==> nickel: inputs <==
==> flow/design.v <==
module coeff_selector #(
    parameter TAP_WIDTH      = 32,
    parameter FF_TAP_COUNT   = 4,
    parameter FB_TAP_COUNT   = 3,
    parameter NUM_LP_FILTERS   = 20
)
(
    input  logic [8:0]           filter_index,   
    output logic [FF_TAP_COUNT*TAP_WIDTH-1:0]   B_flat,        
    output logic [FB_TAP_COUNT*TAP_WIDTH-1:0]   A_flat         
);
    logic signed [TAP_WIDTH-1:0] mem [0:NUM_LP_FILTERS*2*FF_TAP_COUNT-1];
    initial begin
        mem[0*8+0*4+0] = 2;
        mem[0*8+0*4+1] = 6;
        mem[0*8+0*4+2] = 6;
        mem[0*8+0*4+3] = 2;
        mem[0*8+1*4+0] = -22432;
        mem[0*8+1*4+1] = 20560;
        mem[0*8+1*4+2] = -6303;
        mem[0*8+1*4+3] = 0;
        mem[1*8+0*4+0] = 14;
        mem[1*8+0*4+1] = 43;
        mem[1*8+0*4+2] = 43;
        mem[1*8+0*4+3] = 14;
        mem[1*8+1*4+0] = -20298;
        mem[1*8+1*4+1] = 17066;
        mem[1*8+1*4+2] = -4845;
        mem[1*8+1*4+3] = 0;
        mem[2*8+0*4+0] = 43;
        mem[2*8+0*4+1] = 130;
        mem[2*8+0*4+2] = 130;
        mem[2*8+0*4+3] = 43;
        mem[2*8+1*4+0] = -18179;
        mem[2*8+1*4+1] = 14050;
        mem[2*8+1*4+2] = -3715;
        mem[2*8+1*4+3] = 0;
        mem[3*8+0*4+0] = 92;
        mem[3*8+0*4+1] = 278;
        mem[3*8+0*4+2] = 278;
        mem[3*8+0*4+3] = 92;
        mem[3*8+1*4+0] = -16080;
        mem[3*8+1*4+1] = 11468;
        mem[3*8+1*4+2] = -2837;
        mem[3*8+1*4+3] = 0;
        mem[4*8+0*4+0] = 164;
        mem[4*8+0*4+1] = 493;
        mem[4*8+0*4+2] = 493;
        mem[4*8+0*4+3] = 164;
        mem[4*8+1*4+0] = -14004;
        mem[4*8+1*4+1] = 9282;
        mem[4*8+1*4+2] = -2154;
        mem[4*8+1*4+3] = 0;
        mem[5*8+0*4+0] = 259;
        mem[5*8+0*4+1] = 778;
        mem[5*8+0*4+2] = 778;
        mem[5*8+0*4+3] = 259;
        mem[5*8+1*4+0] = -11952;
        mem[5*8+1*4+1] = 7457;
        mem[5*8+1*4+2] = -1620;
        mem[5*8+1*4+3] = 0;
        mem[6*8+0*4+0] = 378;
        mem[6*8+0*4+1] = 1136;
        mem[6*8+0*4+2] = 1136;
        mem[6*8+0*4+3] = 378;
        mem[6*8+1*4+0] = -9922;
        mem[6*8+1*4+1] = 5962;
        mem[6*8+1*4+2] = -1201;
        mem[6*8+1*4+3] = 0;
        mem[7*8+0*4+0] = 523;
        mem[7*8+0*4+1] = 1569;
        mem[7*8+0*4+2] = 1569;
        mem[7*8+0*4+3] = 523;
        mem[7*8+1*4+0] = -7911;
        mem[7*8+1*4+1] = 4773;
        mem[7*8+1*4+2] = -868;
        mem[7*8+1*4+3] = 0;
        mem[8*8+0*4+0] = 692;
        mem[8*8+0*4+1] = 2078;
        mem[8*8+0*4+2] = 2078;
        mem[8*8+0*4+3] = 692;
        mem[8*8+1*4+0] = -5918;
        mem[8*8+1*4+1] = 3868;
        mem[8*8+1*4+2] = -599;
        mem[8*8+1*4+3] = 0;
        mem[9*8+0*4+0] = 888;
        mem[9*8+0*4+1] = 2666;
        mem[9*8+0*4+2] = 2666;
        mem[9*8+0*4+3] = 888;
        mem[9*8+1*4+0] = -3937;
        mem[9*8+1*4+1] = 3232;
        mem[9*8+1*4+2] = -376;
        mem[9*8+1*4+3] = 0;
        mem[10*8+0*4+0] = 1112;
        mem[10*8+0*4+1] = 3337;
        mem[10*8+0*4+2] = 3337;
        mem[10*8+0*4+3] = 1112;
        mem[10*8+1*4+0] = -1966;
        mem[10*8+1*4+1] = 2855;
        mem[10*8+1*4+2] = -181;
        mem[10*8+1*4+3] = 0;
        mem[11*8+0*4+0] = 1365;
        mem[11*8+0*4+1] = 4095;
        mem[11*8+0*4+2] = 4095;
        mem[11*8+0*4+3] = 1365;
        mem[11*8+1*4+0] = -0;
        mem[11*8+1*4+1] = 2730;
        mem[11*8+1*4+2] = -0;
        mem[11*8+1*4+3] = 0;
        mem[12*8+0*4+0] = 1649;
        mem[12*8+0*4+1] = 4948;
        mem[12*8+0*4+2] = 4948;
        mem[12*8+0*4+3] = 1649;
        mem[12*8+1*4+0] = 1966;
        mem[12*8+1*4+1] = 2855;
        mem[12*8+1*4+2] = 181;
        mem[12*8+1*4+3] = 0;
        mem[13*8+0*4+0] = 1967;
        mem[13*8+0*4+1] = 5901;
        mem[13*8+0*4+2] = 5901;
        mem[13*8+0*4+3] = 1967;
        mem[13*8+1*4+0] = 3937;
        mem[13*8+1*4+1] = 3232;
        mem[13*8+1*4+2] = 376;
        mem[13*8+1*4+3] = 0;
        mem[14*8+0*4+0] = 2322;
        mem[14*8+0*4+1] = 6966;
        mem[14*8+0*4+2] = 6966;
        mem[14*8+0*4+3] = 2322;
        mem[14*8+1*4+0] = 5918;
        mem[14*8+1*4+1] = 3868;
        mem[14*8+1*4+2] = 599;
        mem[14*8+1*4+3] = 0;
        mem[15*8+0*4+0] = 2718;
        mem[15*8+0*4+1] = 8154;
        mem[15*8+0*4+2] = 8154;
        mem[15*8+0*4+3] = 2718;
        mem[15*8+1*4+0] = 7911;
        mem[15*8+1*4+1] = 4773;
        mem[15*8+1*4+2] = 868;
        mem[15*8+1*4+3] = 0;
        mem[16*8+0*4+0] = 3159;
        mem[16*8+0*4+1] = 9479;
        mem[16*8+0*4+2] = 9479;
        mem[16*8+0*4+3] = 3159;
        mem[16*8+1*4+0] = 9922;
        mem[16*8+1*4+1] = 5962;
        mem[16*8+1*4+2] = 1201;
        mem[16*8+1*4+3] = 0;
        mem[17*8+0*4+0] = 3652;
        mem[17*8+0*4+1] = 10958;
        mem[17*8+0*4+2] = 10958;
        mem[17*8+0*4+3] = 3652;
        mem[17*8+1*4+0] = 11952;
        mem[17*8+1*4+1] = 7457;
        mem[17*8+1*4+2] = 1620;
        mem[17*8+1*4+3] = 0;
        mem[18*8+0*4+0] = 4204;
        mem[18*8+0*4+1] = 12612;
        mem[18*8+0*4+2] = 12612;
        mem[18*8+0*4+3] = 4204;
        mem[18*8+1*4+0] = 14004;
        mem[18*8+1*4+1] = 9282;
        mem[18*8+1*4+2] = 2154;
        mem[18*8+1*4+3] = 0;
        mem[19*8+0*4+0] = 4822;
        mem[19*8+0*4+1] = 14467;
        mem[19*8+0*4+2] = 14467;
        mem[19*8+0*4+3] = 4822;
        mem[19*8+1*4+0] = 16080;
        mem[19*8+1*4+1] = 11468;
        mem[19*8+1*4+2] = 2837;
        mem[19*8+1*4+3] = 0;
    end
    always_comb begin
        B_flat = '0;
        A_flat = '0;
        if (filter_index < NUM_LP_FILTERS) begin
            B_flat[0*TAP_WIDTH +: TAP_WIDTH] = mem[filter_index*8+0*4+0];
            B_flat[1*TAP_WIDTH +: TAP_WIDTH] = mem[filter_index*8+0*4+1];
            B_flat[2*TAP_WIDTH +: TAP_WIDTH] = mem[filter_index*8+0*4+2];
            B_flat[3*TAP_WIDTH +: TAP_WIDTH] = mem[filter_index*8+0*4+3];
            A_flat[0*TAP_WIDTH +: TAP_WIDTH] = mem[filter_index*8+1*4+0];
            A_flat[1*TAP_WIDTH +: TAP_WIDTH] = mem[filter_index*8+1*4+1];
            A_flat[2*TAP_WIDTH +: TAP_WIDTH] = mem[filter_index*8+1*4+2];
        end
    end
endmodule
module iir_filter 
#(
    parameter DATA_IN_WIDTH  = 16,
    parameter DATA_OUT_WIDTH = 32,
    parameter TAP_WIDTH      = 16,
    parameter FF_TAP_COUNT   = 4,
    parameter FB_TAP_COUNT   = 3
)
(
    input  wire                               clk,
    input  wire                               reset_n,
    input  wire   signed [DATA_IN_WIDTH-1:0]  data_in,
    output wire    signed [DATA_OUT_WIDTH-1:0] data_out,
    input  wire   [FF_TAP_COUNT*TAP_WIDTH-1:0] B_flat,
    input  wire   [FB_TAP_COUNT*TAP_WIDTH-1:0] A_flat
);
    reg signed [DATA_IN_WIDTH-1:0] x_delay [0:FF_TAP_COUNT-2];
    reg signed [DATA_OUT_WIDTH-1:0] y_delay [0:FF_TAP_COUNT-2];
    wire signed [DATA_OUT_WIDTH-1:0] w_product_a [0:FB_TAP_COUNT-1];
    wire signed [DATA_OUT_WIDTH-1:0] w_product_b [0:FF_TAP_COUNT-1];
    integer i, j;
    wire signed [DATA_OUT_WIDTH-1:0] sum;
    reg signed [DATA_IN_WIDTH-1:0] r_x;
    reg signed [DATA_OUT_WIDTH-1:0] data_out_reg;
    wire signed [TAP_WIDTH-1:0] B [0:FF_TAP_COUNT-1] ;
    wire signed [TAP_WIDTH-1:0] A [0:FB_TAP_COUNT-1] ;
    generate
        genvar k;
        for (k = 0; k < FF_TAP_COUNT; k = k + 1) begin : b_unpack
            assign B[k] = B_flat[k*TAP_WIDTH +: TAP_WIDTH];
        end
        for (k = 0; k < FB_TAP_COUNT; k = k + 1) begin : a_unpack
            assign A[k] = A_flat[k*TAP_WIDTH +: TAP_WIDTH];
        end
    endgenerate
    always @(posedge clk or negedge reset_n) begin
        if (!reset_n) begin
            for (i = 0; i < FF_TAP_COUNT-1; i = i + 1)
                x_delay[i] <= 0;
            for (j = 0; j < FF_TAP_COUNT-1; j = j + 1)
                y_delay[j] <= 0;
            r_x <= 0;
            data_out_reg <= 0;
        end else begin
            r_x <= data_in;
            for (i = 1; i < FF_TAP_COUNT-1; i = i + 1)
                x_delay[i] <= x_delay[i-1];
            x_delay[0] <= r_x;
            for (j = 1; j < FF_TAP_COUNT-1; j = j + 1)
                y_delay[j] <= y_delay[j-1];
            y_delay[0] <= sum >>> TAP_WIDTH-3;
            data_out_reg <= sum >>> TAP_WIDTH-3;
        end
    end
    generate
		 genvar o;
		 for (o = 0; o < FB_TAP_COUNT; o = o + 1) begin : a_loop
		 assign w_product_a[o] = (-(A[o]) * y_delay[o]);
		 end
    endgenerate
    generate
		 genvar c;
		 for (c = 1; c < FF_TAP_COUNT; c = c + 1) begin : b_loop
		 assign w_product_b[c] = B[c] * x_delay[c-1];
		 end
    endgenerate
    assign w_product_b[0] = B[0] * r_x;
    wire signed [DATA_OUT_WIDTH-1:0] sum_a = w_product_a[0]+w_product_a[1]+w_product_a[2];
    wire signed [DATA_OUT_WIDTH-1:0] sum_b = w_product_b[0]+w_product_b[1]+w_product_b[2]+w_product_b[3];
    assign sum = sum_a + sum_b;
    assign data_out = data_out_reg;
endmodule
module iir_variable_filter
#(
    parameter DATA_IN_WIDTH  = 16,
    parameter DATA_OUT_WIDTH = 32,
    parameter TAP_WIDTH      = 16,
    parameter FF_TAP_COUNT   = 4,
    parameter FB_TAP_COUNT   = 3,
    parameter NUM_LP_FILTERS = 20
)
(
    input  wire                               clk,
    input  wire                               reset_n,
    input  wire        [8:0]                  filter_index,
    input  wire signed [DATA_IN_WIDTH-1:0]    data_in,
    output wire signed [DATA_OUT_WIDTH-1:0]   data_out
);
    wire [FF_TAP_COUNT*TAP_WIDTH-1:0] B_flat;
    wire [FB_TAP_COUNT*TAP_WIDTH-1:0] A_flat;
    coeff_selector #(
        .TAP_WIDTH(TAP_WIDTH),
        .FF_TAP_COUNT(FF_TAP_COUNT),
        .FB_TAP_COUNT(FB_TAP_COUNT),
        .NUM_LP_FILTERS(NUM_LP_FILTERS)
    ) coeff_sel (
        .filter_index(filter_index),
        .B_flat(B_flat),
        .A_flat(A_flat)
    );
    iir_filter #(
        .DATA_IN_WIDTH(DATA_IN_WIDTH),
        .DATA_OUT_WIDTH(DATA_OUT_WIDTH),
        .TAP_WIDTH(TAP_WIDTH),
        .FF_TAP_COUNT(FF_TAP_COUNT),
        .FB_TAP_COUNT(FB_TAP_COUNT)
    ) IIR (
        .clk(clk),
        .reset_n(reset_n),
        .data_in(data_in),
        .data_out(data_out),
        .B_flat(B_flat),
        .A_flat(A_flat)
    );
endmodule
==> flow/run.sh <==
#!/bin/bash
# the make line also repeats each setting of config.mk as NAME=value (left out here)
make -C /OpenROAD-flow-scripts/flow DESIGN_CONFIG=/design/flow/config.mk WORK_HOME=/design/flow/orfs CLKGATE_MAP_FILE= finish
==> flow/config.mk <==
export PLATFORM = sky130hd
export DESIGN_NAME = iir_variable_filter
export DESIGN_NICKNAME = iir_variable_filter
export VERILOG_FILES = /design/flow/design.v
export SDC_FILE = /design/flow/constraint.sdc
export NUM_CORES = 4
export LEC_CHECK = 0
export ABC_AREA = 1
export CAP_MARGIN = 5
export CORE_ASPECT_RATIO = 0.68
export CORE_MARGIN = 2
export CORE_UTILIZATION = 71
export CTS_CLUSTER_DIAMETER = 238
export HOLD_SLACK_MARGIN = -0.09
export SETUP_SLACK_MARGIN = 2.04
export SLEW_MARGIN = 20
export TNS_END_PERCENT = 5
==> flow/constraint.sdc <==
create_clock -name core_clock -period 8.3 [get_ports {clk}]
set_input_delay 1.6600 -clock core_clock [delete_from_list [all_inputs] [get_ports {clk}]]
set_output_delay 1.6600 -clock core_clock [all_outputs]
set_load 0.01 [all_outputs]
==> inputs of lagoon, as changes to nickel <==
Settings changed: ABC_AREA 1 to unset, CAP_MARGIN 5 to 20, CORE_ASPECT_RATIO 0.68 to unset, CORE_UTILIZATION 71 to 40, CTS_CLUSTER_DIAMETER 238 to unset, HOLD_SLACK_MARGIN -0.09 to unset, SETUP_SLACK_MARGIN 2.04 to unset, TNS_END_PERCENT 5 to unset.
==> flow/constraint.sdc (replaced) <==
create_clock -name core_clock -period 24.5 [get_ports {clk}]
set_input_delay 4.9000 -clock core_clock [delete_from_list [all_inputs] [get_ports {clk}]]
set_output_delay 4.9000 -clock core_clock [all_outputs]
set_load 0.01 [all_outputs]
==> inputs of violet, as changes to nickel <==
Settings changed: ABC_AREA 1 to unset, CAP_MARGIN 5 to 20, CORE_ASPECT_RATIO 0.68 to unset, CORE_UTILIZATION 71 to 51, CTS_CLUSTER_DIAMETER 238 to unset, HOLD_SLACK_MARGIN -0.09 to unset, SETUP_SLACK_MARGIN 2.04 to unset, TNS_END_PERCENT 5 to unset.
==> flow/constraint.sdc (replaced) <==
create_clock -name core_clock -period 4.77 [get_ports {clk}]
set_input_delay 0.9540 -clock core_clock [delete_from_list [all_inputs] [get_ports {clk}]]
set_output_delay 0.9540 -clock core_clock [all_outputs]
set_load 0.01 [all_outputs]
==> qor summary <==
Global-route met2 utilization: violet 57.9%; nickel 71.7%; lagoon 42.7%
Setup slack on the worst flop-to-flop path: violet -4.94 ns; nickel -1.15 ns; lagoon 13.36 ns
Sequential share of cell area: violet 3.42%; nickel 3.47%; lagoon 3.86%
Endpoints failing setup: violet 19; nickel 19; lagoon 0
Fin nets: violet 11,500; nickel 12,200; lagoon 10,500
Average via count per standard cell: violet 5.17; nickel 5.99; lagoon 5.03
Critical Path Source: violet filter_index[1]; nickel filter_index[8]; lagoon filter_index[0]
GRT met1 Usage: violet 46.3%; nickel 73.9%; lagoon 33.8%
Pre-placement core utilization: violet 51.3%; nickel 71.8%; lagoon 40.2%
Worst stage delay on the critical path: violet 0.57 ns; nickel 0.55 ns; lagoon 0.66 ns
Area added between synthesis and finish: violet 18.5%; nickel 17.7%; lagoon 5.29%
Share of synthesized area spent on multiplexers: violet 0.102%; nickel 0%; lagoon 0.102%
Overall routed net length: violet 254,000 µm; nickel 301,000 µm; lagoon 239,000 µm
Net count entering floorplan: violet 10,600; nickel 11,200; lagoon 10,600
Worst hold-check slack: violet 0.496 ns; nickel 0.380 ns; lagoon 0.378 ns
Number of tapcells: violet 1,917; nickel 1,386; lagoon 2,480
Stages on worst setup path: violet 42; nickel 54; lagoon 42
Count of cells along the worst hold path: violet -; nickel 0; lagoon 0
Result of the run: violet failed layout checks; nickel failed layout checks; lagoon complete, no violations
Reasons for failing layout checks: violet negative setup slack; nickel negative setup slack; lagoon -
Simple-Gate Area Share: violet 14.7%; nickel 14.7%; lagoon 14.7%
Post-synthesis share of cell area spent on xor and xnor gates: violet 1.94%; nickel 0.839%; lagoon 1.94%
Count of TritonRoute iterations in the first routing pass: violet 8; nickel 10; lagoon 7
